<file path="flow/design.v">
module datapath (
    part,
    clock,
    value,
    positive,
    reset,
    counter,
    result
);
    input part;
    input clock;
    input [15:0] value;
    input positive;
    input reset;
    output [15:0] counter;
    output [15:0] result;
    wire [15:0] _65 = 16'b0000000000000000;
    wire [15:0] _64 = 16'b0000000000000000;
    wire _102;
    wire _100;
    wire _101;
    wire _103;
    wire [15:0] _104;
    wire _96;
    wire _92;
    wire _93;
    wire _90;
    wire _91;
    wire _94;
    wire _95;
    wire _97;
    wire [15:0] _98;
    wire _86;
    wire _84;
    wire _81;
    wire _82;
    wire _79;
    wire _80;
    wire _83;
    wire _85;
    wire _87;
    wire [15:0] _88;
    wire [41:0] _73 = 42'b000000000000000000000010100011110101110001;
    wire [25:0] _71 = 26'b00000000000000000000000000;
    wire [41:0] _72;
    wire [83:0] _74;
    wire [57:0] _75;
    wire [25:0] _70 = 26'b00000000000000000000000000;
    wire [83:0] _76;
    wire [15:0] _77;
    wire [15:0] _78;
    wire [15:0] _89;
    wire [15:0] _99;
    wire [15:0] _105;
    wire [15:0] _67 = 16'b0000000000000001;
    wire [15:0] _68;
    wire [15:0] _62 = 16'b0000000000000000;
    wire [15:0] _58 = 16'b0000000001100100;
    wire [41:0] _53 = 42'b000000000000000000000010100011110101110001;
    wire [25:0] _51 = 26'b00000000000000000000000000;
    wire [41:0] _52;
    wire [83:0] _54;
    wire [57:0] _55;
    wire [25:0] _50 = 26'b00000000000000000000000000;
    wire [83:0] _56;
    wire [15:0] _57;
    wire [31:0] _59;
    wire [15:0] _60;
    wire [15:0] _48 = 16'b0000000000110010;
    wire [15:0] _44 = 16'b0000000001100100;
    wire [41:0] _39 = 42'b000000000000000000000010100011110101110001;
    wire [25:0] _37 = 26'b00000000000000000000000000;
    wire [41:0] _38;
    wire [83:0] _40;
    wire [57:0] _41;
    wire [25:0] _36 = 26'b00000000000000000000000000;
    wire [83:0] _42;
    wire [15:0] _43;
    wire [31:0] _45;
    wire [15:0] _46;
    wire [15:0] _34;
    wire [15:0] _29 = 16'b0000000001100100;
    wire [41:0] _24 = 42'b000000000000000000000010100011110101110001;
    wire [25:0] _22 = 26'b00000000000000000000000000;
    wire [41:0] _23;
    wire [83:0] _25;
    wire [57:0] _26;
    wire [25:0] _21 = 26'b00000000000000000000000000;
    wire [83:0] _27;
    wire [15:0] _28;
    wire [31:0] _30;
    wire [15:0] _31;
    wire [15:0] _32;
    wire [15:0] _19 = 16'b0000000001100100;
    wire [15:0] _20;
    wire [15:0] _33;
    wire [15:0] _35;
    wire [15:0] _47;
    wire [15:0] _49;
    wire [15:0] _61;
    wire _63;
    wire [15:0] _69;
    wire _2;
    wire [15:0] _106;
    wire [15:0] _107;
    wire [15:0] _3;
    reg [15:0] _66;
    wire vdd = 1'b1;
    wire [15:0] _16 = 16'b0000000000000000;
    wire [15:0] _15 = 16'b0000000000000000;
    wire _6;
    wire [15:0] _137 = 16'b0000000000110010;
    wire [15:0] _133 = 16'b0000000001100100;
    wire [41:0] _128 = 42'b000000000000000000000010100011110101110001;
    wire [25:0] _126 = 26'b00000000000000000000000000;
    wire [41:0] _127;
    wire [83:0] _129;
    wire [57:0] _130;
    wire [25:0] _125 = 26'b00000000000000000000000000;
    wire [83:0] _131;
    wire [15:0] _132;
    wire [31:0] _134;
    wire [15:0] _135;
    wire [15:0] _123;
    wire [15:0] _118 = 16'b0000000001100100;
    wire [41:0] _113 = 42'b000000000000000000000010100011110101110001;
    wire [25:0] _111 = 26'b00000000000000000000000000;
    wire [41:0] _112;
    wire [83:0] _114;
    wire [57:0] _115;
    wire [25:0] _110 = 26'b00000000000000000000000000;
    wire [83:0] _116;
    wire [15:0] _117;
    wire [31:0] _119;
    wire [15:0] _120;
    wire [15:0] _8;
    wire [15:0] _121;
    wire [15:0] _108 = 16'b0000000001100100;
    wire [15:0] _109;
    wire [15:0] _122;
    wire _10;
    wire [15:0] _124;
    wire [15:0] _136;
    wire _12;
    wire [15:0] _138;
    wire [15:0] _13;
    reg [15:0] _18;
    assign _102 = _49 == _62;
    assign _100 = _18 == _62;
    assign _101 = ~ _100;
    assign _103 = _101 & _102;
    assign _104 = _103 ? _67 : _62;
    assign _96 = _49 < _18;
    assign _92 = _49 == _62;
    assign _93 = ~ _92;
    assign _90 = _18 == _62;
    assign _91 = ~ _90;
    assign _94 = _91 & _93;
    assign _95 = _94 & _10;
    assign _97 = _95 & _96;
    assign _98 = _97 ? _67 : _62;
    assign _86 = _18 < _49;
    assign _84 = ~ _10;
    assign _81 = _49 == _62;
    assign _82 = ~ _81;
    assign _79 = _18 == _62;
    assign _80 = ~ _79;
    assign _83 = _80 & _82;
    assign _85 = _83 & _84;
    assign _87 = _85 & _86;
    assign _88 = _87 ? _67 : _62;
    assign _72 = { _71, _8 };
    assign _74 = _72 * _73;
    assign _75 = _74[83:26];
    assign _76 = { _70, _75 };
    assign _77 = _76[15:0];
    assign _78 = _66 + _77;
    assign _89 = _78 + _88;
    assign _99 = _89 + _98;
    assign _105 = _99 + _104;
    assign _68 = _66 + _67;
    assign _52 = { _51, _49 };
    assign _54 = _52 * _53;
    assign _55 = _54[83:26];
    assign _56 = { _50, _55 };
    assign _57 = _56[15:0];
    assign _59 = _57 * _58;
    assign _60 = _59[15:0];
    assign _38 = { _37, _35 };
    assign _40 = _38 * _39;
    assign _41 = _40[83:26];
    assign _42 = { _36, _41 };
    assign _43 = _42[15:0];
    assign _45 = _43 * _44;
    assign _46 = _45[15:0];
    assign _34 = _18 + _32;
    assign _23 = { _22, _8 };
    assign _25 = _23 * _24;
    assign _26 = _25[83:26];
    assign _27 = { _21, _26 };
    assign _28 = _27[15:0];
    assign _30 = _28 * _29;
    assign _31 = _30[15:0];
    assign _32 = _8 - _31;
    assign _20 = _18 + _19;
    assign _33 = _20 - _32;
    assign _35 = _10 ? _34 : _33;
    assign _47 = _35 - _46;
    assign _49 = _12 ? _48 : _47;
    assign _61 = _49 - _60;
    assign _63 = _61 == _62;
    assign _69 = _63 ? _68 : _66;
    assign _2 = part;
    assign _106 = _2 ? _105 : _69;
    assign _107 = _12 ? _62 : _106;
    assign _3 = _107;
    always @(posedge _6) begin
        _66 <= _3;
    end
    assign _6 = clock;
    assign _127 = { _126, _124 };
    assign _129 = _127 * _128;
    assign _130 = _129[83:26];
    assign _131 = { _125, _130 };
    assign _132 = _131[15:0];
    assign _134 = _132 * _133;
    assign _135 = _134[15:0];
    assign _123 = _18 + _121;
    assign _112 = { _111, _8 };
    assign _114 = _112 * _113;
    assign _115 = _114[83:26];
    assign _116 = { _110, _115 };
    assign _117 = _116[15:0];
    assign _119 = _117 * _118;
    assign _120 = _119[15:0];
    assign _8 = value;
    assign _121 = _8 - _120;
    assign _109 = _18 + _108;
    assign _122 = _109 - _121;
    assign _10 = positive;
    assign _124 = _10 ? _123 : _122;
    assign _136 = _124 - _135;
    assign _12 = reset;
    assign _138 = _12 ? _137 : _136;
    assign _13 = _138;
    always @(posedge _6) begin
        _18 <= _13;
    end
    assign counter = _18;
    assign result = _66;
endmodule
</file>
<file path="flow/run.sh">
#!/bin/bash
# the make line also repeats each setting of config.mk as NAME=value (left out here)
make -C /OpenROAD-flow-scripts/flow DESIGN_CONFIG=/design/flow/config.mk WORK_HOME=/design/flow/orfs CLKGATE_MAP_FILE= finish
</file>
<file path="flow/config.mk">
export PLATFORM = sky130hd
export DESIGN_NAME = datapath
export DESIGN_NICKNAME = datapath
export VERILOG_FILES = /design/flow/design.v
export SDC_FILE = /design/flow/constraint.sdc
export NUM_CORES = 4
export LEC_CHECK = 0
export CAP_MARGIN = 20
export CORE_MARGIN = 2
export CORE_UTILIZATION = 40
export SETUP_SLACK_MARGIN = 5.0
export SLEW_MARGIN = 20
</file>
<file path="flow/constraint.sdc">
create_clock -name core_clock -period 40.9 [get_ports {clock}]
set_input_delay 8.1800 -clock core_clock [delete_from_list [all_inputs] [get_ports {clock}]]
set_output_delay 8.1800 -clock core_clock [all_outputs]
set_load 0.01 [all_outputs]
</file>
==> Slide: Implementation Results, run 1 <==
Flow Results at a Glance

Yosys
  – Simple Share, Synth: 8.78%
  – Post-synth top cells: ha_1, inv_1, fa_1
  – EDFF count, synth: 0
  – Ranking of synthesized cells by area: ha_1, fa_1, inv_1
  – Main logic family: adder cells
  – Yosys cell count: 2472
  – AO/OA Area Share: 10.2%
  – Avg Synthesized Cell Area: between 9 and 10 um2
  – Synth flops: 32
  – Yosys Warn Count: 1
  – Syn nets: ~3400
  – Cell variety after synth: 80
  – Area fraction in mux cells: 0.522%
  – Most frequent cell after synthesis: ha_1
  – Main flop type: dfxtp_1
  – Yosys chip area: 22800 um2
  – Top cell area share: 34.7%
  – Ys async rst share: 0%
  – Synth Instances: 2472
  – Mapped cell area: 22800 um2
  – Fa+ha+maj area frac: a little over three fifths
  – Largest area contributor in the netlist: ha_1
  – XOR/XNOR share of the synthesized area: around 4.6%
  – Post-synthesis sequential area ratio: between 2 and 3%

Drt
  – Remaining DRCs: 0
  – Initial DRT Pass Iterations: 5
  – Detailed Route WL: 59800 um
  – Wire length per cell: approximately 18 um
  – Detail Route Antenna Nets: 0
  – Iteration-0 DRC Markers: a little under 900
  – Diode count: 0
  – Vias per Instance: 5.19
  – Routed via count: 17700

Critical path
  – CP Launch Type: input port
  – Worst-path fanout max: 6
  – Buffer and inverter count on the worst path: 21
  – R2R depth: 102
  – Critical Path RT: roughly 41 ns
  – CP Launch Point: value[2]
  – Reg2reg setup slack: 17.09 ns
  – Worst path depth: 132
  – Worst path top cell family by delay: adder cells
  – CP most frequent cell: fa_1
  – Worst path max stage delay: 0.63 ns
  – Slowest stage cell on the critical path: fa_2
  – Worst r2r src: _18[2]
  – CP Data Arrival Time: 38.32 ns
  – WS Path Type: input port to flip-flop
  – CP endpoint: _66[13]
  – CP Capture Type: flip-flop
  – FF-to-FF End: _66[13]

Run status
  – Outcome: finished clean

Clock network
  – H-tree depth: 2
  – Clk slew on worst S/H paths: 0.05 ns
  – Number of buffers created by CTS: 5
  – Hold_buf cts: 0
  – Clock root cell: clkbuf_16
  – CTS tree: yes
  – CTS max path bufs: 2
  – Late-Pin Clk Latency: just under 0.3 ns
  – CTS Sinks: 32

Global routing
  – Initial antenna violation count: 0
  – Total gr overflow: 0
  – Number of global-route vias before repair: 18700
  – Global Route Usage Sum: 20.3%
  – First-pass GRT wire length: around 96000 um
  – Pin count of the biggest net entering global routing: 41

STA
  – Setup TNS Final: 0 ns
  – Unrepaired setup endpoints after global routing: yes
  – Max frequency: approximately 26 MHz
  – Min cycle time layout: 38.11 ns
  – Max transition margin: 27.5%
  – Slew Viols, Final: 0
  – Final hold slack: 0.516 ns
  – Cycle use final: 93.2%
  – Clk_skew: roughly 0.011 ns
  – Final setup fails: 0
  – Measured slew at the worst slew-check pin: 1.09 ns
  – Final Hold Fails: 0

Die
  – Row cnt: ~87
  – Die span in y: 243 um
  – Core area: about 56000 um2
  – Die W: 243 um
  – Die Area: approximately 59000 um2
  – Initial Utilization: 40.4%
  – IO Count: around 52

Layout
  – Area growth from synthesis to layout: 17.5%
  – Fin nets: 3625

Worst hold path
  – Min-delay src: _66[15]
  – Hold depth: 2
  – Hold WC Path Type: flip-flop to flip-flop
  – Hold-critical path endpoint: _66[15]

Run
  – Log Warnings: 66
  – Max-Cap Viols: 0

Placement
  – GP Congestion: 0.929
  – I/O Buffers: 51
  – Dpl hpwl: 50000 um
stage by stage:
stage	cells	setup WS, ns	util, %	area, um2
after floorplan	2472	3.43	-	23100
after global placement	3281	0.525	43.7	24600
after detailed placement	3281	-0.0604	43.7	24600
after CTS	3370	2.90	46.2	26000
after global routing	3413	1.49	47.5	26700
final	3413	2.79	47.5	26700
routing by layer:
| layer | up-vias | wire (um) | part of all wire, % | track usage [%] |
|---|---|---|---|---|
| met5 | - | 0 | 0 | 0 |
| met3 | 84 | 2550 | 4.3 | 2.13 |
| li1 | 8509 | - | - | - |
| met4 | 0 | 1330 | 2.2 | 4.48 |
| met2 | 384 | 29500 | 49 | 35.8 |
| met1 | 8726 | 26400 | 44 | 26.7 |
timing repair:
item	4_1_cts	5_1_grt
setup endpoints to repair	16	16
endpoints found under the hold margin	0	0
gates resized	167	93
pin swaps	131	120
buffers inserted	81	43
final cells by class:
| type | count | area, um2 |
|---|---|---|
| Fill cell | 5267 | 29500 |
| Multi-Input combinational cell | 1812 | 21100 |
| Inverter | 613 | 2320 |
| Timing Repair Buffer | 192 | 1570 |
| Tap cell | 756 | 946 |
| Sequential cell | 32 | 641 |
| Clock buffer | 6 | 129 |
| Clock inverter | 2 | 35.0 |
==> run 2: changes to the inputs <==
Settings changed: ABC_AREA from default to 1, CORE_UTILIZATION 40 to 72, CTS_CLUSTER_DIAMETER from default to 174, CTS_CLUSTER_SIZE from default to 97, PLACE_DENSITY from default to 0.42, SETUP_SLACK_MARGIN 5.0 to -2.0, TNS_END_PERCENT from default to 20.
Clock period 40.9 ns to 22.7 ns, I/O delays scaled along.
==> run 2 against run 1 <==
The flow now stops in 5_1_grt. Synthesized cell count grew 17%. Area after synthesis increased by 4.9%. Die size down 41%.
==> Slide: Implementation Results, run 2 <==
Flow Results at a Glance

Die
  – IO Count: 52
  – Row cnt: ~66
  – Die Area: 34600 um2
  – Die W: between 150 and 200 um
  – Die span in y: 186 um
  – Initial Utilization: between 70% and 80%
  – Core area: 32600 um2

Yosys
  – Yosys cell count: 2889
  – Synth flops: 32
  – Ranking of synthesized cells by area: ha_1, fa_1, inv_1
  – Avg Synthesized Cell Area: between 8 and 9 um2
  – Yosys chip area: 23900 um2
  – XOR/XNOR share of the synthesized area: 3.67%
  – Synth Instances: between 2000 and 3000
  – Cell variety after synth: 59
  – Main logic family: adder cells
  – Mapped cell area: 23900 um2
  – Yosys Warn Count: 1
  – Top cell area share: between 30% and 40%
  – AO/OA Area Share: 8.38%
  – Fa+ha+maj area frac: 59.7%
  – Main flop type: dfxtp_1
  – EDFF count, synth: 0
  – Ys async rst share: 0%
  – Simple Share, Synth: approximately an eighth
  – Largest area contributor in the netlist: ha_1
  – Syn nets: 3858
  – Most frequent cell after synthesis: inv_1
  – Area fraction in mux cells: 0%
  – Post-synthesis sequential area ratio: 2.68%
  – Post-synth top cells: inv_1, ha_1, nand2_1

Global routing
  – Total gr overflow: 310
  – Global Route Usage Sum: between 80% and 90%

Clock network
  – CTS Sinks: 32
  – Number of buffers created by CTS: 5
  – H-tree depth: 2
  – Clock root cell: clkbuf_16
  – CTS max path bufs: 2

Run status
  – Halt Stage: 5_1_grt
  – Tool Error: [ERROR GRT-0116] Global routing finished with congestion. Check the congestion regions in the DRC Viewer.
  – Outcome: stopped before the end

Placement
  – Dpl hpwl: 71400 um
  – DP Worst Slack: -9.56 ns
  – Placed Instance Area: 29800 um2
  – I/O Buffers: 51
  – GP Congestion: 1.01
## run 2: routing by layer
metal	overflow	global-route usage, %
met3	24	78.5
met5	3	49.6
met2	155	99.3
met1	8	83.4
met4	120	92.5
## run 2: repair_timing
action                                  in CTS
resized                                    249
pin swaps                                  184
endpoints found under the setup margin      16
buffers inserted                            44
hold buffers                                 0
gates cloned                                 3
## run 2: metrics by stage
| stage | TNS [ns] | hold WS (ns) | util, % | instances |
|---|---|---|---|---|
| after floorplan | -105.39 | 0.534 | - | 2889 |
| after global placement | -127.14 | 0.504 | 91.4 | 3991 |
| after detailed placement | -155.94 | 0.516 | 91.4 | 3991 |
| after CTS | -123.26 | 0.524 | 95.8 | 4044 |
==> run 3: changes to the inputs <==
Settings changed: ABC_AREA 1 to default, CTS_CLUSTER_DIAMETER 174 to 387, CTS_CLUSTER_SIZE 97 to default, PLACE_DENSITY 0.42 to default, SETUP_SLACK_MARGIN -2.0 to default, TNS_END_PERCENT 20 to default.
Clock period 22.7 ns to 23.7 ns, I/O delays scaled along.
==> run 3 against run 2 <==
The flow again stops in 5_1_grt. Die size shrank 4.6%. Synthesized cell count shrank 14%. Area after synthesis shrank 4.7%.
==> Slide: Implementation Results, run 3 <==
Flow Results at a Glance

Run status
  – Outcome: stopped before the end
  – Halt Stage: 5_1_grt
  – Tool Error: [ERROR GRT-0116] Global routing finished with congestion. Check the congestion regions in the DRC Viewer.

Yosys
  – XOR/XNOR share of the synthesized area: 4.62%
  – Ys async rst share: 0%
  – Top cell area share: 34.7%
  – Yosys chip area: 22800 um2
  – Post-synth top cells: ha_1, inv_1, fa_1
  – Fa+ha+maj area frac: 62.7%
  – Post-synthesis sequential area ratio: 2.81%
  – Area fraction in mux cells: 0.522%
  – Avg Synthesized Cell Area: just over 9 um2
  – Yosys cell count: 2472
  – Most frequent cell after synthesis: ha_1
  – Cell variety after synth: ~80
  – Ranking of synthesized cells by area: ha_1, fa_1, inv_1
  – Main logic family: adder cells
  – Main flop type: dfxtp_1
  – Synth Instances: 2472
  – Synth flops: 32
  – Mapped cell area: 22800 um2
  – Syn nets: 3441
  – AO/OA Area Share: 10.2%
  – Simple Share, Synth: approximately 8.8%
  – Yosys Warn Count: 1
  – EDFF count, synth: 0
  – Largest area contributor in the netlist: ha_1

Global routing
  – Global Route Usage Sum: 76.2%
  – Total gr overflow: 4

Clock network
  – H-tree depth: 2
  – CTS Sinks: 32
  – Clock root cell: clkbuf_16
  – CTS max path bufs: 2
  – Number of buffers created by CTS: 5
  – Hold_buf cts: 0

Placement
  – DP Worst Slack: -12.39 ns
  – Dpl hpwl: roughly 64000 um
  – GP Congestion: 1.00
  – I/O Buffers: 51

Die
  – Die W: 182 um
  – Row cnt: 65
  – Core area: 31300 um2
  – Die Area: 33000 um2
  – Initial Utilization: 72.7%
  – IO Count: 52
  – Die span in y: 182 um
## run 3: what timing repair did
| action | in CTS |
|---|---|
| endpoints found under the hold margin | 0 |
| buffers inserted | 58 |
| pin swaps | 144 |
| endpoints found under the setup margin | 25 |
| resized | 164 |
## run 3: metrics by stage
step           area, um2  setup TNS (ns)  instances  hold slack (ns)
4_1_cts            29300         -176.93       3506            0.515
3_3_place_gp       28000         -180.26       3441            0.478
3_5_place_dp       28000         -206.73       3441            0.502
2_1_floorplan      23100         -162.67       2472            0.506
## run 3: layer usage
| metal | global-route usage [%] | GRT overflow |
|---|---|---|
| met1 | 73.2 | 0 |
| met2 | 94.0 | 1 |
| met3 | 65.7 | 0 |
| met4 | 72.8 | 3 |
| met5 | 33.3 | 0 |
==> run 4: changes to the inputs <==
Settings changed: ABC_AREA from default to 1, CTS_CLUSTER_DIAMETER 387 to 206, CTS_CLUSTER_SIZE from default to 17, GPL_TIMING_DRIVEN from default to 1, HOLD_SLACK_MARGIN from default to -0.04, MAX_ROUTING_LAYER from default to met4, PLACE_DENSITY_LB_ADDON from default to 0.21, SLEW_MARGIN 20 to 40, TNS_END_PERCENT from default to 90.
Clock period 23.7 ns to 29.2 ns, I/O delays scaled along.
==> run 4 against run 3 <==
The flow again stops in 5_1_grt. Die size increased by 4.8%. Synthesized cell count increased by 17%. Area after synthesis increased by 4.9%.
==> Slide: Implementation Results, run 4 <==
Flow Results at a Glance

Yosys
  – XOR/XNOR share of the synthesized area: about 3.7%
  – Synth Instances: 2889
  – EDFF count, synth: 0
  – Post-synth top cells: inv_1, ha_1, nand2_1
  – Mapped cell area: between 20000 and 25000 um2
  – Area fraction in mux cells: 0%
  – Top cell area share: between 30% and 40%
  – Ranking of synthesized cells by area: ha_1, fa_1, inv_1
  – Fa+ha+maj area frac: between 50% and 60%
  – Yosys Warn Count: 1
  – Most frequent cell after synthesis: inv_1
  – Avg Synthesized Cell Area: roughly 8.3 um2
  – Yosys chip area: 23900 um2
  – Synth flops: 32
  – AO/OA Area Share: 8.38%
  – Ys async rst share: 0%
  – Cell variety after synth: between 50 and 60
  – Simple Share, Synth: 13.2%
  – Yosys cell count: 2889
  – Post-synthesis sequential area ratio: ~2.7%
  – Main logic family: adder cells
  – Syn nets: 3858
  – Largest area contributor in the netlist: ha_1
  – Main flop type: dfxtp_1

Placement
  – I/O Buffers: 51
  – DP Worst Slack: -4.35 ns
  – Dpl hpwl: 69200 um
  – Placed Instance Area: roughly 29000 um2
  – GP Congestion: 1.01

Run status
  – Halt Stage: 5_1_grt
  – Tool Error: [ERROR GRT-0116] Global routing finished with congestion. Check the congestion regions in the DRC Viewer.
  – Outcome: stopped before the end

Clock network
  – Clock root cell: clkbuf_16
  – CTS max path bufs: 2
  – CTS Sinks: 32
  – Hold_buf cts: 0
  – Number of buffers created by CTS: 5
  – H-tree depth: 2

Global routing
  – Global Route Usage Sum: 81.5%
  – Total gr overflow: 186

Die
  – IO Count: 52
  – Die Area: 34600 um2
  – Die W: around 190 um
  – Die span in y: around 190 um
  – Core area: 32600 um2
  – Initial Utilization: 73.2%
  – Row cnt: 66
## run 4: metal layers
metal	global-route usage [%]	GRT overflow
met2	96.4	93
met4	85.4	82
met5	-	-
met3	69.8	2
met1	74.9	9
## run 4: per-stage QoR
| stage | std cells | setup TNS (ns) | hold slack (ns) |
|---|---|---|---|
| CTS | 4006 | -41.77 | 0.523 |
| global placement | 3947 | -47.41 | 0.501 |
| detailed placement | 3947 | -69.27 | 0.512 |
| floorplan | 2889 | -22.10 | 0.530 |
## run 4: repair_timing
item | in CTS
hold endpoints to repair | 0
setup endpoints to repair | 16
gates cloned | 3
setup buffers | 49
pin swaps | 165
gates resized | 220
==> run 5: changes to the inputs <==
Settings changed: CORE_UTILIZATION 72 to 71, CTS_CLUSTER_DIAMETER 206 to 223, CTS_CLUSTER_SIZE 17 to default, GPL_TIMING_DRIVEN 1 to default, HOLD_SLACK_MARGIN -0.04 to default, MAX_ROUTING_LAYER met4 to default, PLACE_DENSITY from default to 0.37, PLACE_DENSITY_LB_ADDON 0.21 to default, SETUP_SLACK_MARGIN from default to 5.0, SLEW_MARGIN 40 to 20, TNS_END_PERCENT 90 to default.
Clock period 29.2 ns to 34.3 ns, I/O delays scaled along.
==> run 5 against run 4 <==
Now clean on timing, DRC and antenna. Synthesized cell count did not move. Area after synthesis did not move. Die size rose by 1.4%.
==> Slide: Implementation Results, run 5 <==
Flow Results at a Glance

Layout
  – Post-route cell area: 27800 um2
  – Fin util: 83.5%
  – Area growth from synthesis to layout: 16.3%
  – Fill cells: 2034
  – Post-Layout Cell Count: 3543
  – Fin nets: 4063

Yosys
  – Main flop type: dfxtp_1
  – Yosys Warn Count: 1
  – AO/OA Area Share: between 8 and 9%
  – Ys async rst share: 0%
  – Mapped cell area: 23900 um2
  – Most frequent cell after synthesis: inv_1
  – XOR/XNOR share of the synthesized area: 3.67%
  – Ranking of synthesized cells by area: ha_1, fa_1, inv_1
  – Main logic family: adder cells
  – Fa+ha+maj area frac: between 50% and 60%
  – Synth flops: 32
  – Post-synthesis sequential area ratio: roughly 2.7%
  – Yosys cell count: 2889
  – Synth Instances: 2889
  – Syn nets: around 3900
  – Post-synth top cells: inv_1, ha_1, nand2_1
  – Yosys chip area: 23900 um2
  – Top cell area share: 33.1%
  – Simple Share, Synth: 13.2%
  – Cell variety after synth: a little under 60
  – Largest area contributor in the netlist: ha_1
  – EDFF count, synth: 0
  – Area fraction in mux cells: 0%
  – Avg Synthesized Cell Area: between 8 and 9 um2

STA
  – Slew Viols, Final: 0
  – Unrepaired setup endpoints after global routing: yes
  – Min cycle time layout: 33.23 ns
  – Clk_skew: 0.0107 ns
  – Max transition margin: 39.4%
  – Measured slew at the worst slew-check pin: 0.907 ns
  – Final Hold Fails: 0
  – PnR worst setup slack: 1.07 ns
  – Cycle use final: 96.9%
  – Max frequency: 30.1 MHz
  – Final setup fails: 0

Clock network
  – Late-Pin Clk Latency: 0.28 ns
  – H-tree depth: 2
  – CTS tree: yes
  – CTS max path bufs: 2
  – Number of buffers created by CTS: 5
  – CTS Sinks: 32
  – Clock root cell: clkbuf_16
  – Clk slew on worst S/H paths: approximately 0.050 ns

Worst hold path
  – Min-delay src: _66[15]
  – Hold-critical path endpoint: _66[15]
  – Hold WC Path Type: flip-flop to flip-flop
  – Hold depth: 2

Placement
  – GP Congestion: ~0.96
  – Dpl cells: 3410
  – Placed Instance Area: 25400 um2
  – I/O Buffers: between 50 and 60
  – DP Worst Slack: -0.621 ns
  – Dpl hpwl: 52100 um

Drt
  – Remaining DRCs: 0
  – Detail Route Antenna Nets: 0
  – Diode count: 0
  – Vias per Instance: about 5.8
  – Wire length per cell: 18.6 um
  – Iteration-0 DRC Markers: 1338
  – Routed via count: a little over 20000
  – Detailed Route WL: 65900 um
  – Initial DRT Pass Iterations: 6

Global routing
  – Number of global-route vias before repair: 21400
  – Global Route Usage Sum: 36.8%
  – Initial antenna violation count: 1
  – Pin count of the biggest net entering global routing: 23
  – Total gr overflow: 0
  – First-pass GRT wire length: 104000 um

Die
  – Die W: roughly 190 um
  – Row cnt: roughly 67
  – IO Count: 52
  – Die span in y: 187 um
  – Die Area: around 35000 um2
  – Initial Utilization: 71.7%
  – Core area: 33300 um2

Run
  – Max-Cap Viols: 0
  – Log Warnings: 68

Critical path
  – CP Launch Type: input port
  – WS Path Type: input port to flip-flop
  – R2R depth: between 100 and 150
  – Buffer and inverter count on the worst path: 31
  – Slowest stage cell on the critical path: fa_1
  – CP most frequent cell: fa_1
  – Worst path max stage delay: 0.61 ns
  – Reg2reg setup slack: 13.55 ns
  – Worst-path fanout max: 7
  – Worst path depth: 137
  – Worst r2r src: _18[0]
  – FF-to-FF End: _66[6]
  – CP endpoint: _66[6]
  – CP Launch Point: value[4]
  – CP Capture Type: flip-flop
  – Critical Path RT: 34.52 ns
  – CP Data Arrival Time: between 30 and 40 ns
  – Worst path top cell family by delay: adder cells

Run status
  – Outcome: finished clean
[run 5: repair_timing]
action                                  in CTS  in global routing
buffers inserted                            91                 31
cloned                                       3                  0
resized                                    204                122
endpoints found under the setup margin      16                 16
pin swaps                                  162                 96
hold buffers                                 0                  0
[run 5: layout make-up]
| class | instances | area (um2) | area share [%] |
|---|---|---|---|
| clock buffer | 8 | 146 | 0.527 |
| sequential | 32 | 641 | 2.31 |
| multi-input combinational | 2096 | 21800 | 78.6 |
| tap | 448 | 561 | 2.02 |
| inverter | 750 | 2830 | 10.2 |
| timing repair buffer | 209 | 1750 | 6.30 |
[run 5: routing by layer]
| metal | part of all wire (%) | wire [um] | global-route usage (%) |
|---|---|---|---|
| met2 | 50 | 32700 | 65.8 |
| met4 | 4.5 | 2950 | 13.2 |
| met1 | 40 | 26100 | 46.3 |
| met5 | 0 | 0 | 0 |
| met3 | 6.3 | 4120 | 3.94 |
[run 5: through the flow]
step	TNS (ns)	hold WS [ns]
2_1_floorplan	0	0.530
3_3_place_gp	-0.153	0.510
3_5_place_dp	-9.34	0.532
4_1_cts	0	0.530
5_1_grt	-0.106	0.568
6_report	0	0.537
==> run 6: changes to the inputs <==
Settings changed: CORE_UTILIZATION 71 to 72, CTS_CLUSTER_DIAMETER 223 to 400, CTS_CLUSTER_SIZE from default to 98, PLACE_DENSITY 0.37 to default, SETUP_SLACK_MARGIN 5.0 to 4.56.
Clock period 34.3 ns to 19.4 ns, I/O delays scaled along.
==> run 6 against run 5 <==
The flow now stops in 4_1_cts. Synthesized cell count did not move. Area after synthesis did not move. Die size fell by 1.4%.
==> Slide: Implementation Results, run 6 <==
Flow Results at a Glance

Placement
  – I/O Buffers: 51
  – GP Congestion: 1.01
  – Dpl hpwl: 71500 um

Yosys
  – Synth flops: 32
  – Yosys cell count: 2889
  – Main flop type: dfxtp_1
  – Avg Synthesized Cell Area: 8.26 um2
  – Cell variety after synth: 59
  – Yosys chip area: around 24000 um2
  – XOR/XNOR share of the synthesized area: 3.67%
  – Fa+ha+maj area frac: 59.7%
  – Syn nets: a little under 4000
  – Post-synthesis sequential area ratio: 2.68%
  – Post-synth top cells: inv_1, ha_1, nand2_1
  – Yosys Warn Count: 1
  – Synth Instances: 2889
  – Main logic family: adder cells
  – Most frequent cell after synthesis: inv_1
  – Ranking of synthesized cells by area: ha_1, fa_1, inv_1
  – AO/OA Area Share: roughly 8.4%
  – EDFF count, synth: 0
  – Simple Share, Synth: 13.2%
  – Top cell area share: 33.1%
  – Area fraction in mux cells: 0%
  – Mapped cell area: 23900 um2
  – Ys async rst share: 0%
  – Largest area contributor in the netlist: ha_1

Die
  – Die W: 186 um
  – Initial Utilization: 73.2%
  – IO Count: 52
  – Core area: 32600 um2
  – Die span in y: 186 um
  – Die Area: 34600 um2
  – Row cnt: 66

Run status
  – Outcome: stopped before the end
  – Halt Stage: 4_1_cts
  – Tool Error: [ERROR DPL-0033] detailed placement checks failed during check placement.
[run 6: through the flow]
| step | cell area, um2 | setup WS, ns | instances |
|---|---|---|---|
| after floorplan | 24400 | -9.28 | 2889 |
| after global placement | 29900 | -10.70 | 3982 |
| after detailed placement | 29900 | -12.37 | 3982 |
==> run 7: changes to the inputs <==
Settings changed: CTS_CLUSTER_DIAMETER 400 to 174, CTS_CLUSTER_SIZE 98 to 97, SETUP_SLACK_MARGIN 4.56 to -2.0, TNS_END_PERCENT from default to 20.
Clock period 19.4 ns to 32.9 ns, I/O delays scaled along.
==> run 7 against run 6 <==
The layout now fails its checks (negative setup slack). Die size is the same. Synthesized cell count did not move. Area after synthesis did not move.
==> Slide: Implementation Results, run 7 <==
Flow Results at a Glance

STA
  – PnR worst setup slack: -1.62 ns
  – Final hold slack: 0.524 ns
  – Final setup fails: 16
  – Cycle use final: 105%
  – Min cycle time layout: roughly 35 ns
  – Measured slew at the worst slew-check pin: 1.21 ns
  – Final Hold Fails: 0
  – Setup TNS Final: -25.36 ns
  – Clk_skew: 0.00511 ns
  – Max transition margin: 19.1%
  – Slew Viols, Final: 0
  – Max frequency: 29.0 MHz

Clock network
  – CTS tree: yes
  – Clock root cell: clkbuf_16
  – CTS max path bufs: 2
  – Hold_buf cts: 0
  – Number of buffers created by CTS: 5
  – Clk slew on worst S/H paths: 0.06 ns
  – Late-Pin Clk Latency: roughly 0.28 ns
  – H-tree depth: 2
  – CTS Sinks: 32

Yosys
  – Post-synthesis sequential area ratio: 2.68%
  – Top cell area share: 33.1%
  – Syn nets: 3858
  – Synth Instances: 2889
  – Simple Share, Synth: 13.2%
  – Yosys Warn Count: 1
  – Avg Synthesized Cell Area: 8.26 um2
  – Fa+ha+maj area frac: 59.7%
  – XOR/XNOR share of the synthesized area: 3.67%
  – Yosys chip area: 23900 um2
  – Main flop type: dfxtp_1
  – Main logic family: adder cells
  – Largest area contributor in the netlist: ha_1
  – Ys async rst share: 0%
  – Area fraction in mux cells: 0%
  – EDFF count, synth: 0
  – AO/OA Area Share: between 8 and 9%
  – Mapped cell area: 23900 um2
  – Most frequent cell after synthesis: inv_1
  – Ranking of synthesized cells by area: ha_1, fa_1, inv_1
  – Cell variety after synth: 59
  – Synth flops: 32
  – Yosys cell count: 2889
  – Post-synth top cells: inv_1, ha_1, nand2_1

Die
  – IO Count: 52
  – Die W: 186 um
  – Row cnt: 66
  – Die Area: 34600 um2
  – Core area: between 30000 and 40000 um2
  – Initial Utilization: 73.2%
  – Die span in y: 186 um

Critical path
  – CP Data Arrival Time: 34.74 ns
  – Buffer and inverter count on the worst path: 21
  – Worst-path fanout max: 4
  – Critical Path RT: 33.12 ns
  – FF-to-FF End: _66[9]
  – CP Launch Type: input port
  – CP Capture Type: flip-flop
  – Worst path max stage delay: 0.67 ns
  – Slowest stage cell on the critical path: fa_2
  – WS Path Type: input port to flip-flop
  – Worst path top cell family by delay: adder cells
  – CP most frequent cell: fa_1
  – CP endpoint: _66[9]
  – Worst r2r src: _18[2]
  – Worst path depth: 132
  – R2R depth: roughly 110
  – CP Launch Point: value[14]
  – Reg2reg setup slack: 11.61 ns

Layout
  – Post-route cell area: 28800 um2
  – Post-Layout Cell Count: 3818
  – Area growth from synthesis to layout: 20.5%
  – Fin util: 88.2%
  – Fin nets: 4344
  – Fill cells: 1679

Drt
  – Vias per Instance: roughly 5.8
  – Routed length on met3: 5500 um
  – Top Metal Used: met4
  – Wire length on met1: 26900 um
  – Routed via count: 22300
  – Remaining DRCs: 0
  – Detail Route Antenna Nets: 0
  – Diode count: 0
  – Wire length per cell: 19.3 um
  – Initial DRT Pass Iterations: 5
  – Iteration-0 DRC Markers: 1566
  – WL met2: 36100 um
  – Detailed Route WL: 73800 um

Global routing
  – Pin count of the biggest net entering global routing: 29
  – Global Route Usage Sum: between 40 and 50%
  – Total gr overflow: 0
  – First-pass GRT wire length: 112000 um
  – Initial antenna violation count: 0
  – Number of global-route vias before repair: 23600

Worst hold path
  – Hold-critical path endpoint: _66[15]
  – Hold depth: 2
  – Hold WC Path Type: flip-flop to flip-flop
  – Min-delay src: _66[15]

Run
  – Max-Cap Viols: 0
  – Log Warnings: around 65

Placement
  – I/O Buffers: 51
  – Placed Instance Area: 28000 um2
  – GP Congestion: 0.983
  – Dpl hpwl: around 60000 um
  – DP Worst Slack: -1.93 ns
  – Dpl cells: between 3000 and 4000

Run status
  – Layout check failures: negative setup slack
  – Outcome: failed layout checks
==> run 7: metal layers <==
layer  global-route usage (%)  vias to the layer above
li1                         -                    10100
met1                     47.2                    10700
met2                     73.1                     1066
met3                     7.75                      456
met4                     22.3                        0
met5                        0                        -
==> run 7: what timing repair did <==
item,4_1_cts,5_1_grt
buffers inserted,0,20
resized,0,111
endpoints found under the setup margin,0,16
==> run 7: layout make-up <==
cell class | count | area, um2 | share of cell area, %
clock buffers | 7 | 153 | 0.531
clock inverters | 1 | 30.0 | 0.104
inverters | 750 | 2820 | 9.80
multi-input cells | 2094 | 20800 | 72.1
flip-flops and latches | 32 | 641 | 2.23
well taps | 442 | 553 | 1.92
repair buffers | 492 | 3820 | 13.3
==> run 8: changes to the inputs <==
Settings changed: CTS_CLUSTER_DIAMETER 174 to 373, CTS_CLUSTER_SIZE 97 to 100, SETUP_SLACK_MARGIN -2.0 to default, TNS_END_PERCENT 20 to default.
Clock period 32.9 ns to 38.5 ns, I/O delays scaled along.
==> run 8 against run 7 <==
Now clean on timing, DRC and antenna. Final cell count fell by 11%. Core utilization fell by 11 points. First-iteration DRC count fell by 47%. Wire length fell by 22%. Setup slack improved by 3.7 ns. Area after synthesis did not move. Die size did not move. Critical path type unchanged.
==> Slide: Implementation Results, run 8 <==
Flow Results at a Glance

STA
  – Setup TNS Final: 0 ns
  – Max transition margin: 42.6%
  – PnR worst setup slack: 2.10 ns
  – Final hold slack: approximately 0.53 ns
  – Slew Viols, Final: 0
  – Cycle use final: 94.6%
  – Measured slew at the worst slew-check pin: ~0.86 ns
  – Final Hold Fails: 0
  – Unrepaired setup endpoints after global routing: no
  – Final setup fails: 0
  – Max frequency: 27.5 MHz
  – Clk_skew: 0.00589 ns
  – Min cycle time layout: 36.40 ns

Drt
  – Detail Route Antenna Nets: 0
  – Initial DRT Pass Iterations: 5
  – Vias per Instance: around 5.6
  – Remaining DRCs: 0
  – Routed via count: 19100
  – Iteration-0 DRC Markers: 826
  – Detailed Route WL: 57400 um
  – Wire length per cell: between 15 and 20 um
  – Diode count: 0

Layout
  – Logic area: 20300 um2
  – Fin nets: 3920
  – Area growth from synthesis to layout: 5.44%
  – Fill cells: between 2000 and 3000
  – FF/Latch Area: 641 um2
  – Post-route cell area: 25200 um2

Yosys
  – Main logic family: adder cells
  – Synth Instances: slightly below 3000
  – Mapped cell area: 23900 um2
  – Most frequent cell after synthesis: inv_1
  – Yosys cell count: 2889
  – Simple Share, Synth: between 10% and 20%
  – Fa+ha+maj area frac: 59.7%
  – Post-synthesis sequential area ratio: about 2.7%
  – XOR/XNOR share of the synthesized area: ~3.7%
  – Post-synth top cells: inv_1, ha_1, nand2_1
  – Ys async rst share: 0%
  – AO/OA Area Share: ~8.4%
  – EDFF count, synth: 0
  – Yosys chip area: approximately 24000 um2
  – Main flop type: dfxtp_1
  – Synth flops: 32
  – Area fraction in mux cells: 0%
  – Syn nets: roughly 3900
  – Avg Synthesized Cell Area: 8.26 um2
  – Ranking of synthesized cells by area: ha_1, fa_1, inv_1
  – Yosys Warn Count: 1
  – Cell variety after synth: 59
  – Largest area contributor in the netlist: ha_1
  – Top cell area share: 33.1%

Clock network
  – Hold_buf cts: 0
  – Late-Pin Clk Latency: 0.28 ns
  – Number of buffers created by CTS: 5
  – CTS Sinks: 32
  – H-tree depth: 2
  – Clock root cell: clkbuf_16
  – CTS tree: yes
  – Clk slew on worst S/H paths: 0.05 ns
  – CTS max path bufs: 2

Worst hold path
  – Hold WC Path Type: flip-flop to flip-flop
  – Hold-critical path endpoint: _66[15]
  – Hold depth: 2
  – Min-delay src: _66[15]

Critical path
  – Reg2reg setup slack: 16.71 ns
  – CP Capture Type: flip-flop
  – Worst path depth: 142
  – Worst-path fanout max: 28
  – Buffer and inverter count on the worst path: 24
  – Slowest stage cell on the critical path: fa_1
  – FF-to-FF End: _66[2]
  – CP Data Arrival Time: between 30 and 40 ns
  – Critical Path RT: 38.67 ns
  – CP Launch Type: input port
  – CP most frequent cell: inv_1
  – CP endpoint: _66[2]
  – WS Path Type: input port to flip-flop
  – R2R depth: 100
  – CP Launch Point: value[3]
  – Worst r2r src: _18[0]
  – Worst path top cell family by delay: adder cells
  – Worst path max stage delay: 0.65 ns

Global routing
  – Global Route Usage Sum: between 30% and 40%
  – Initial antenna violation count: 0
  – Pin count of the biggest net entering global routing: 29
  – Number of global-route vias before repair: 20200
  – First-pass GRT wire length: 96100 um
  – Total gr overflow: 0

Placement
  – Dpl hpwl: 51000 um
  – I/O Buffers: 51
  – GP Congestion: 0.962
  – DP Worst Slack: 1.22 ns
  – Placed Instance Area: ~25000 um2

Die
  – Row cnt: 66
  – Die Area: 34600 um2
  – Initial Utilization: roughly 73%
  – Die span in y: 186 um
  – IO Count: 52
  – Die W: 186 um
  – Core area: 32600 um2

Run
  – Max-Cap Viols: 0
  – Log Warnings: 65

Run status
  – Outcome: finished clean
==> run 8: what timing repair did <==
| action | CTS | global route |
|---|---|---|
| buffers inserted | 0 | 6 |
| endpoints found under the setup margin | 0 | 16 |
| gates resized | 0 | 20 |
==> run 8: metrics by stage <==
| stage | utilization, % | std cells |
|---|---|---|
| final | 77.2 | 3393 |
| after global routing | 77.2 | 3393 |
| after CTS | 76.8 | 3387 |
| after detailed placement | 76.4 | 3380 |
| after global placement | 76.4 | 3380 |
| after floorplan | - | 2889 |
==> run 8: cell type report <==
type / count / area share, %
sequential: 32 / 2.54
clock buffer: 7 / 0.606
tap: 442 / 2.20
timing repair buffer: 69 / 2.68
inverter: 750 / 11.2
multi-input combinational: 2093 / 80.8
==> run 8: routing by layer <==
metal	wire, um	global-route usage [%]	share of wire, %	up-vias
li1	-	-	-	9299
met1	24200	44.2	42	9117
met2	27500	61.0	48	558
met3	3470	4.89	6.0	142
met4	2240	13.4	3.9	0
met5	0	0	0	-
==> run 9: changes to the inputs <==
Settings changed: CTS_CLUSTER_DIAMETER 373 to 206, CTS_CLUSTER_SIZE 100 to 17, GPL_TIMING_DRIVEN from default to 1, HOLD_SLACK_MARGIN from default to -0.04, MAX_ROUTING_LAYER from default to met4, PLACE_DENSITY_LB_ADDON from default to 0.21, SLEW_MARGIN 20 to 10, TNS_END_PERCENT from default to 90.
Clock period 38.5 ns to 34.1 ns, I/O delays scaled along.
==> run 9 against run 8 <==
First-iteration DRC count is 84% higher. Global-route usage is 3.3 points higher. Critical endpoint is now _66[5]. Clock-buffer cell count is 1 lower. Critical path depth is 2 lower. Highest routed layer unchanged. Synthesized cell count stayed put. Hold slack better by 0.014 ns. Sequential share of layout area is 0.21 points lower. Critical path type unchanged. Sequential cell count stayed put. Die size stayed put. Non-clock buffer count is 134 higher. Core utilization is 7.0 points higher.
==> Slide: Implementation Results, run 9 <==
Flow Results at a Glance

STA
  – Cycle use final: between 90% and 100%
  – Clk_skew: 0.0107 ns
  – Final Hold Fails: 0
  – Final hold slack: 0.539 ns
  – Unrepaired setup endpoints after global routing: yes
  – Min cycle time layout: 33.65 ns
  – Final setup fails: 0
  – Max frequency: 29.7 MHz
  – Slew Viols, Final: 0
  – Measured slew at the worst slew-check pin: 0.990 ns
  – Max transition margin: 34.0%
  – PnR worst setup slack: 0.451 ns
  – Setup TNS Final: 0 ns

Yosys
  – Post-synthesis sequential area ratio: 2.68%
  – EDFF count, synth: 0
  – Mapped cell area: 23900 um2
  – Synth Instances: 2889
  – Area fraction in mux cells: 0%
  – Ys async rst share: 0%
  – Main flop type: dfxtp_1
  – Post-synth top cells: inv_1, ha_1, nand2_1
  – Yosys Warn Count: 1
  – Cell variety after synth: 59
  – Synth flops: 32
  – Main logic family: adder cells
  – Fa+ha+maj area frac: 59.7%
  – Syn nets: 3858
  – Avg Synthesized Cell Area: 8.26 um2
  – AO/OA Area Share: about 8.4%
  – Most frequent cell after synthesis: inv_1
  – Yosys chip area: 23900 um2
  – Ranking of synthesized cells by area: ha_1, fa_1, inv_1
  – Largest area contributor in the netlist: ha_1
  – Simple Share, Synth: between 10% and 20%
  – Yosys cell count: 2889
  – XOR/XNOR share of the synthesized area: 3.67%
  – Top cell area share: around 33%

Global routing
  – Total gr overflow: 0
  – Initial antenna violation count: 1
  – First-pass GRT wire length: 102000 um
  – Number of global-route vias before repair: 21200
  – Pin count of the biggest net entering global routing: 23
  – Global Route Usage Sum: 38.4%

Worst hold path
  – Hold-critical path endpoint: _66[15]
  – Hold WC Path Type: flip-flop to flip-flop
  – Min-delay src: _66[15]
  – Hold depth: 2

Critical path
  – CP Launch Type: input port
  – Worst path top cell family by delay: adder cells
  – Worst-path fanout max: 7
  – CP Launch Point: value[5]
  – Buffer and inverter count on the worst path: 24
  – Reg2reg setup slack: 13.10 ns
  – Critical Path RT: ~34 ns
  – Slowest stage cell on the critical path: fa_1
  – Worst r2r src: _18[2]
  – Worst path max stage delay: 0.58 ns
  – Worst path depth: 140
  – CP endpoint: _66[5]
  – CP Data Arrival Time: 33.83 ns
  – FF-to-FF End: _66[5]
  – R2R depth: 116
  – CP Capture Type: flip-flop
  – CP most frequent cell: fa_1
  – WS Path Type: input port to flip-flop

Drt
  – Detail Route Antenna Nets: 0
  – Detailed Route WL: 68300 um
  – Routed via count: 20900
  – Initial DRT Pass Iterations: 8
  – Wire length per cell: 19.3 um
  – Remaining DRCs: 0
  – Vias per Instance: between 5 and 6
  – Iteration-0 DRC Markers: between 1500 and 2000

Placement
  – Placed Instance Area: 25500 um2
  – I/O Buffers: 51
  – Dpl cells: 3464
  – GP Congestion: 0.985
  – DP Worst Slack: -0.789 ns
  – Dpl hpwl: 53700 um

Die
  – Core area: between 30000 and 40000 um2
  – Row cnt: 66
  – Initial Utilization: roughly three quarters
  – Die Area: 34600 um2
  – Die W: between 150 and 200 um
  – IO Count: 52
  – Die span in y: 186 um

Run status
  – Outcome: finished clean

Clock network
  – CTS Sinks: 32
  – Clk slew on worst S/H paths: about 0.06 ns
  – Number of buffers created by CTS: 5
  – CTS max path bufs: 2
  – Hold_buf cts: 0
  – Clock root cell: clkbuf_16
  – Late-Pin Clk Latency: 0.29 ns
  – CTS tree: yes
  – H-tree depth: 2

Layout
  – Fin nets: 4057
  – Post-route cell area: 27400 um2
  – Fin util: 84.1%
  – Area growth from synthesis to layout: 15.0%
  – Post-Layout Cell Count: 3532

Run
  – Max-Cap Viols: 0
  – Log Warnings: 64
run 9: final cells by class:
class / count / area (um2)
sequential: 32 / 641
multi-input combinational: 2096 / 21500
tap: 442 / 553
fill: 1907 / 5170
timing repair buffer: 203 / 1720
clock inverter: 2 / 35.0
inverter: 750 / 2830
antenna: 1 / 2.50
clock buffer: 6 / 129
run 9: repair_timing:
| action | 4_1_cts | 5_1_grt |
|---|---|---|
| resized | 21 | 273 |
| endpoints found under the setup margin | 16 | 16 |
| setup buffers | 17 | 39 |
| cloned | 1 | 2 |
| pin swaps | 9 | 164 |
run 9: per-layer routing:
metal / GRT usage, % / wire [um] / up-vias
met5: - / 0 / -
met4: 15.8 / 3860 / 0
met3: 3.78 / 4340 / 338
met2: 65.1 / 33900 / 985
met1: 47.1 / 26200 / 10000
li1: - / - / 9584
==> run 10: changes to the inputs <==
Settings changed: ABC_AREA 1 to default, CORE_ASPECT_RATIO from default to 0.5, CORE_UTILIZATION 72 to 63, CTS_CLUSTER_DIAMETER 206 to default, CTS_CLUSTER_SIZE 17 to 100, GPL_ROUTABILITY_DRIVEN from default to 0, GPL_TIMING_DRIVEN 1 to 0, HOLD_SLACK_MARGIN -0.04 to default, MAX_ROUTING_LAYER met4 to default, PLACE_DENSITY_LB_ADDON 0.21 to default, SLEW_MARGIN 10 to 20, TNS_END_PERCENT 90 to 10.
Clock period 34.1 ns to 42.0 ns, I/O delays scaled along.
==> run 10 against run 9 <==
Global-route usage fell by 9.2 points. Cell area fell by 11%. Sequential share of layout area rose by 0.28 points. Wire length fell by 22%. Synthesized cell count fell by 14%. Area after synthesis fell by 4.7%. Critical path depth fell by 3. First-iteration DRC count fell by 44%. Clock-buffer cell count did not move. Via count fell by 19%. Final cell count fell by 14%.
==> Slide: Implementation Results, run 10 <==
Flow Results at a Glance

Yosys
  – Synth flops: 32
  – Synth Instances: approximately 2500
  – Ys async rst share: 0%
  – Area fraction in mux cells: 0.522%
  – Cell variety after synth: 80
  – Top cell area share: 34.7%
  – Syn nets: around 3400
  – Ranking of synthesized cells by area: ha_1, fa_1, inv_1
  – EDFF count, synth: 0
  – Simple Share, Synth: between 8 and 9%
  – Yosys Warn Count: 1
  – Main logic family: adder cells
  – AO/OA Area Share: 10.2%
  – Most frequent cell after synthesis: ha_1
  – Yosys cell count: ~2500
  – XOR/XNOR share of the synthesized area: 4.62%
  – Largest area contributor in the netlist: ha_1
  – Fa+ha+maj area frac: between 60% and 70%
  – Main flop type: dfxtp_1
  – Mapped cell area: 22800 um2
  – Avg Synthesized Cell Area: 9.21 um2
  – Yosys chip area: 22800 um2
  – Post-synthesis sequential area ratio: roughly 2.8%
  – Post-synth top cells: ha_1, inv_1, fa_1

Critical path
  – R2R depth: 104
  – Worst-path fanout max: 10
  – Slowest stage cell on the critical path: fa_2
  – Worst path depth: roughly 140
  – Worst r2r src: _18[2]
  – CP Launch Point: value[5]
  – CP endpoint: _66[14]
  – FF-to-FF End: _66[14]
  – Reg2reg setup slack: 16.75 ns
  – Buffer and inverter count on the worst path: 20
  – Worst path top cell family by delay: adder cells
  – Worst path max stage delay: 0.63 ns
  – CP Data Arrival Time: 40.73 ns
  – CP most frequent cell: fa_1
  – WS Path Type: input port to flip-flop
  – CP Capture Type: flip-flop
  – Critical Path RT: 42.21 ns
  – CP Launch Type: input port

Die
  – Die W: about 270 um
  – IO Count: 52
  – Die span in y: 138 um
  – Core area: about 36000 um2
  – Row cnt: 49
  – Die Area: 37800 um2
  – Initial Utilization: between 60 and 70%

Clock network
  – H-tree depth: 2
  – CTS max path bufs: 2
  – Hold_buf cts: 0
  – Late-Pin Clk Latency: 0.28 ns
  – CTS Sinks: 32
  – Clk slew on worst S/H paths: 0.05 ns
  – Number of buffers created by CTS: 5
  – Clock root cell: clkbuf_16
  – CTS tree: yes

Placement
  – I/O Buffers: 51
  – Dpl hpwl: 46700 um

Run status
  – Outcome: finished clean

STA
  – Final setup fails: 0
  – Cycle use final: a little over nine tenths
  – Max frequency: 24.7 MHz
  – Clk_skew: 0.00643 ns
  – Final Hold Fails: 0
  – Slew Viols, Final: 0
  – Max transition margin: 24.3%
  – Setup TNS Final: 0 ns
  – Measured slew at the worst slew-check pin: 1.14 ns
  – Min cycle time layout: 40.52 ns

Drt
  – Vias per Instance: 5.55
  – Iteration-0 DRC Markers: 855
  – Initial DRT Pass Iterations: 5
  – Wire length per cell: 17.4 um
  – Detail Route Antenna Nets: 0
  – Diode count: 0
  – Detailed Route WL: 53000 um
  – Routed via count: 16900
  – Remaining DRCs: 0

Worst hold path
  – Min-delay src: _66[15]
  – Hold-critical path endpoint: _66[15]
  – Hold WC Path Type: flip-flop to flip-flop
  – Hold depth: 2

Run
  – Log Warnings: 65
  – Max-Cap Viols: 0

Global routing
  – Total gr overflow: 0
  – Number of global-route vias before repair: about 17000
  – Initial antenna violation count: 0
  – First-pass GRT wire length: between 80000 and 90000 um
  – Pin count of the biggest net entering global routing: 13
  – Global Route Usage Sum: 29.2%

Layout
  – Fin nets: 3525
  – Area growth from synthesis to layout: 7.70%
  – FF/Latch Area: about 640 um2
  – Logic area: between 20000 and 25000 um2
  – Fill cells: between 3000 and 4000
[run 10: repair_timing]
item                       4_1_cts  5_1_grt
buffers inserted                 3       20
setup endpoints to repair       16       16
pin swaps                        2       37
gates cloned                     0        0
gates resized                   13       94
[run 10: through the flow]
step	worst slack (ns)	hold slack (ns)	instances	area, um2	utilization [%]
2_1_floorplan	3.18	0.502	2472	22800	-
3_3_place_gp	-1.91	0.474	3007	23900	66.8
3_5_place_dp	-1.71	0.480	3009	23900	66.9
4_1_cts	0.0590	0.487	3020	24100	67.5
5_1_grt	-0.0362	0.524	3041	24500	68.6
6_report	1.48	0.487	3041	24500	68.6
[run 10: metal layers]
layer	GRT usage, %	wire length [um]
met4	6.30	1030
met2	47.3	24200
met5	0	0
met3	3.58	2910
met1	42.0	24900
[run 10: final cells by class]
type / count / share of cell area (%)
Sequential cell: 32 / 2.61
Inverter: 613 / 9.42
Timing Repair Buffer: 77 / 2.71
Clock buffer: 6 / 0.567
Multi-Input combinational cell: 1812 / 81.9
Clock inverter: 2 / 0.0408
Buffer: 15 / 0.271
Tap cell: 484 / 2.47
==> run 11: changes to the inputs <==
Settings changed: ABC_AREA from default to 1, CORE_ASPECT_RATIO 0.5 to default, CORE_UTILIZATION 63 to 70, CTS_CLUSTER_DIAMETER from default to 195, CTS_CLUSTER_SIZE 100 to 31, GPL_ROUTABILITY_DRIVEN 0 to default, GPL_TIMING_DRIVEN 0 to default, MAX_ROUTING_LAYER from default to met4, TNS_END_PERCENT 10 to default.
Clock period 42.0 ns to 31.9 ns, I/O delays scaled along.
==> run 11 against run 10 <==
Area after synthesis rose by 4.9%. The run now fails in 5_1_grt. Synthesized cell count rose by 17%. Die size shrank 5.7%.
==> Slide: Implementation Results, run 11 <==
Flow Results at a Glance

Yosys
  – Ranking of synthesized cells by area: ha_1, fa_1, inv_1
  – Post-synthesis sequential area ratio: 2.68%
  – Main logic family: adder cells
  – Post-synth top cells: inv_1, ha_1, nand2_1
  – Simple Share, Synth: 13.2%
  – Yosys chip area: 23900 um2
  – Syn nets: 3858
  – Main flop type: dfxtp_1
  – XOR/XNOR share of the synthesized area: 3.67%
  – Area fraction in mux cells: 0%
  – Synth Instances: 2889
  – EDFF count, synth: 0
  – Top cell area share: between 30% and 40%
  – Ys async rst share: 0%
  – Cell variety after synth: 59
  – Mapped cell area: 23900 um2
  – Largest area contributor in the netlist: ha_1
  – AO/OA Area Share: 8.38%
  – Synth flops: 32
  – Most frequent cell after synthesis: inv_1
  – Yosys cell count: 2889
  – Fa+ha+maj area frac: 59.7%
  – Avg Synthesized Cell Area: 8.26 um2
  – Yosys Warn Count: 1

Clock network
  – Clock root cell: clkbuf_16
  – CTS max path bufs: 2
  – Number of buffers created by CTS: 5
  – CTS Sinks: 32
  – H-tree depth: 2

Placement
  – Placed Instance Area: 28500 um2
  – Dpl hpwl: 61300 um
  – I/O Buffers: 51
  – GP Congestion: 0.989

Run status
  – Halt Stage: 5_1_grt
  – Outcome: stopped before the end

Die
  – Die span in y: 189 um
  – Core area: approximately 34000 um2
  – Row cnt: 67
  – Initial Utilization: around 70%
  – IO Count: 52
  – Die Area: 35600 um2
  – Die W: 189 um
-- run 11: repair_timing --
item / 4_1_cts
cloned: 2
pin swaps: 122
hold buffers: 0
gates resized: 148
buffers inserted: 28
setup endpoints to repair: 16
-- run 11: per-stage QoR --
stage | cells | setup TNS [ns] | setup WS [ns]
after global placement | 3855 | -20.00 | -1.26
after CTS | 3892 | -10.81 | -0.712
after floorplan | 2889 | 0 | 0.00863
after detailed placement | 3855 | -38.12 | -2.42
==> run 12: changes to the inputs <==
Settings changed: ABC_AREA 1 to 0, CAP_MARGIN 20 to 40, CELL_PAD_IN_SITES_DETAIL_PLACEMENT from default to 2, CELL_PAD_IN_SITES_GLOBAL_PLACEMENT from default to 2, CORE_ASPECT_RATIO from default to 1.26, CORE_MARGIN 2 to 8, CORE_UTILIZATION 70 to 29, CTS_CLUSTER_DIAMETER 195 to 55, CTS_CLUSTER_SIZE 31 to default, HOLD_SLACK_MARGIN from default to 0.3, SETUP_SLACK_MARGIN from default to 5.0, SLEW_MARGIN 20 to 30, TNS_END_PERCENT from default to 60.
Clock period 31.9 ns to 31.4 ns, I/O delays scaled along.
==> run 12 against run 11 <==
The layout now fails its checks (negative setup slack). Synthesized cell count shrank 14%. Area after synthesis shrank 4.7%. Die size grew 150%.
==> Slide: Implementation Results, run 12 <==
Flow Results at a Glance

Critical path
  – Worst path max stage delay: 0.62 ns
  – CP Launch Type: input port
  – Critical Path RT: 31.62 ns
  – Slowest stage cell on the critical path: fa_1
  – FF-to-FF End: _66[6]
  – Worst path depth: 139
  – CP endpoint: _66[6]
  – Buffer and inverter count on the worst path: 23
  – WS Path Type: input port to flip-flop
  – CP Launch Point: value[5]
  – CP Data Arrival Time: 36.66 ns
  – R2R depth: around 110
  – Worst r2r src: _18[2]
  – Worst path top cell family by delay: adder cells
  – CP Capture Type: flip-flop
  – CP most frequent cell: fa_1
  – Worst-path fanout max: 4
  – Reg2reg setup slack: 7.68 ns

Run status
  – Layout check failures: negative setup slack
  – Outcome: failed layout checks

Clock network
  – CTS max path bufs: 2
  – Number of buffers created by CTS: 5
  – CTS Sinks: 32
  – Clock root cell: clkbuf_16
  – Late-Pin Clk Latency: 0.29 ns
  – H-tree depth: 2
  – CTS tree: yes
  – Clk slew on worst S/H paths: 0.06 ns

Global routing
  – Pin count of the biggest net entering global routing: between 40 and 50
  – First-pass GRT wire length: 128000 um
  – Number of global-route vias before repair: 23800
  – Total gr overflow: 0
  – Global Route Usage Sum: about a fifth
  – Initial antenna violation count: 1

STA
  – Unrepaired setup endpoints after global routing: yes
  – Max frequency: 27.4 MHz
  – PnR worst setup slack: -5.04 ns
  – Final setup fails: 16
  – Min cycle time layout: 36.44 ns
  – Slew Viols, Final: 0
  – Final Hold Fails: 0
  – Max transition margin: 53.4%
  – Setup TNS Final: -79.04 ns
  – Clk_skew: ~0.0079 ns
  – Cycle use final: 116%
  – Measured slew at the worst slew-check pin: about 0.7 ns

Worst hold path
  – Hold WC Path Type: flip-flop to flip-flop
  – Hold depth: 2
  – Min-delay src: _66[15]
  – Hold-critical path endpoint: _66[15]

Drt
  – Routed via count: around 20000
  – Detailed Route WL: 82200 um
  – Vias per Instance: 4.73
  – Initial DRT Pass Iterations: 4
  – Wire length per cell: roughly 20 um
  – Iteration-0 DRC Markers: 396
  – Detail Route Antenna Nets: 0
  – Remaining DRCs: 0
  – Diode count: 0

Die
  – Die Area: 87800 um2
  – Die span in y: ~330 um
  – Initial Utilization: slightly below 30%
  – Die W: 266 um
  – Core area: approximately 78000 um2
  – Row cnt: 115
  – IO Count: approximately 52

Yosys
  – Yosys Warn Count: 1
  – Largest area contributor in the netlist: ha_1
  – Yosys cell count: 2472
  – Fa+ha+maj area frac: 62.7%
  – EDFF count, synth: 0
  – Avg Synthesized Cell Area: 9.21 um2
  – XOR/XNOR share of the synthesized area: 4.62%
  – Top cell area share: 34.7%
  – Syn nets: 3441
  – Ys async rst share: 0%
  – Ranking of synthesized cells by area: ha_1, fa_1, inv_1
  – Area fraction in mux cells: less than 1%
  – Simple Share, Synth: slightly below 9%
  – Mapped cell area: 22800 um2
  – AO/OA Area Share: approximately a tenth
  – Synth Instances: 2472
  – Cell variety after synth: 80
  – Yosys chip area: around 23000 um2
  – Post-synth top cells: ha_1, inv_1, fa_1
  – Most frequent cell after synthesis: ha_1
  – Main flop type: dfxtp_1
  – Post-synthesis sequential area ratio: 2.81%
  – Synth flops: 32
  – Main logic family: adder cells

Run
  – Log Warnings: ~66
  – Max-Cap Viols: 0

Placement
  – GP Congestion: 0.911
  – I/O Buffers: 51
  – Dpl hpwl: ~74000 um

Layout
  – Fill cells: 8638
  – Area growth from synthesis to layout: 34.2%
  – Fin nets: 4092
  – Fin util: 39.3%
run 12: per-layer routing:
layer  GRT usage (%)  share of wire, %  wire length, um
met1            19.9                38            31200
met2            37.6                57            46800
met3           0.772               1.3             1030
met4            6.76               3.8             3110
met5               -                 0                0
run 12: timing repair:
| action | 4_1_cts | 5_1_grt |
|---|---|---|
| hold buffers | 0 | 0 |
| setup buffers | 42 | 18 |
| hold endpoints to repair | 0 | 0 |
| pin swaps | 118 | 84 |
| gates resized | 148 | 73 |
| endpoints found under the setup margin | 21 | 19 |
run 12: metrics by stage:
step	cells	setup WS [ns]	hold slack [ns]	area [um2]
finish	4177	-5.04	0.531	30600
detailed placement	4109	-6.51	0.519	28900
CTS	4159	-5.03	0.528	30000
global placement	4109	-5.64	0.486	28900
global route	4177	-6.39	0.551	30600
floorplan	2472	-4.17	0.506	23100
run 12: layout make-up:
type / count / area, um2 / area share, %
multi-input cells: 1812 / 21000 / 68.7
repair buffers: 659 / 5110 / 16.7
inverters: 613 / 2310 / 7.55
well taps: 1053 / 1320 / 4.31
flip-flops and latches: 32 / 641 / 2.10
clock buffers: 7 / 153 / 0.500
clock inverters: 1 / 30.0 / 0.0983
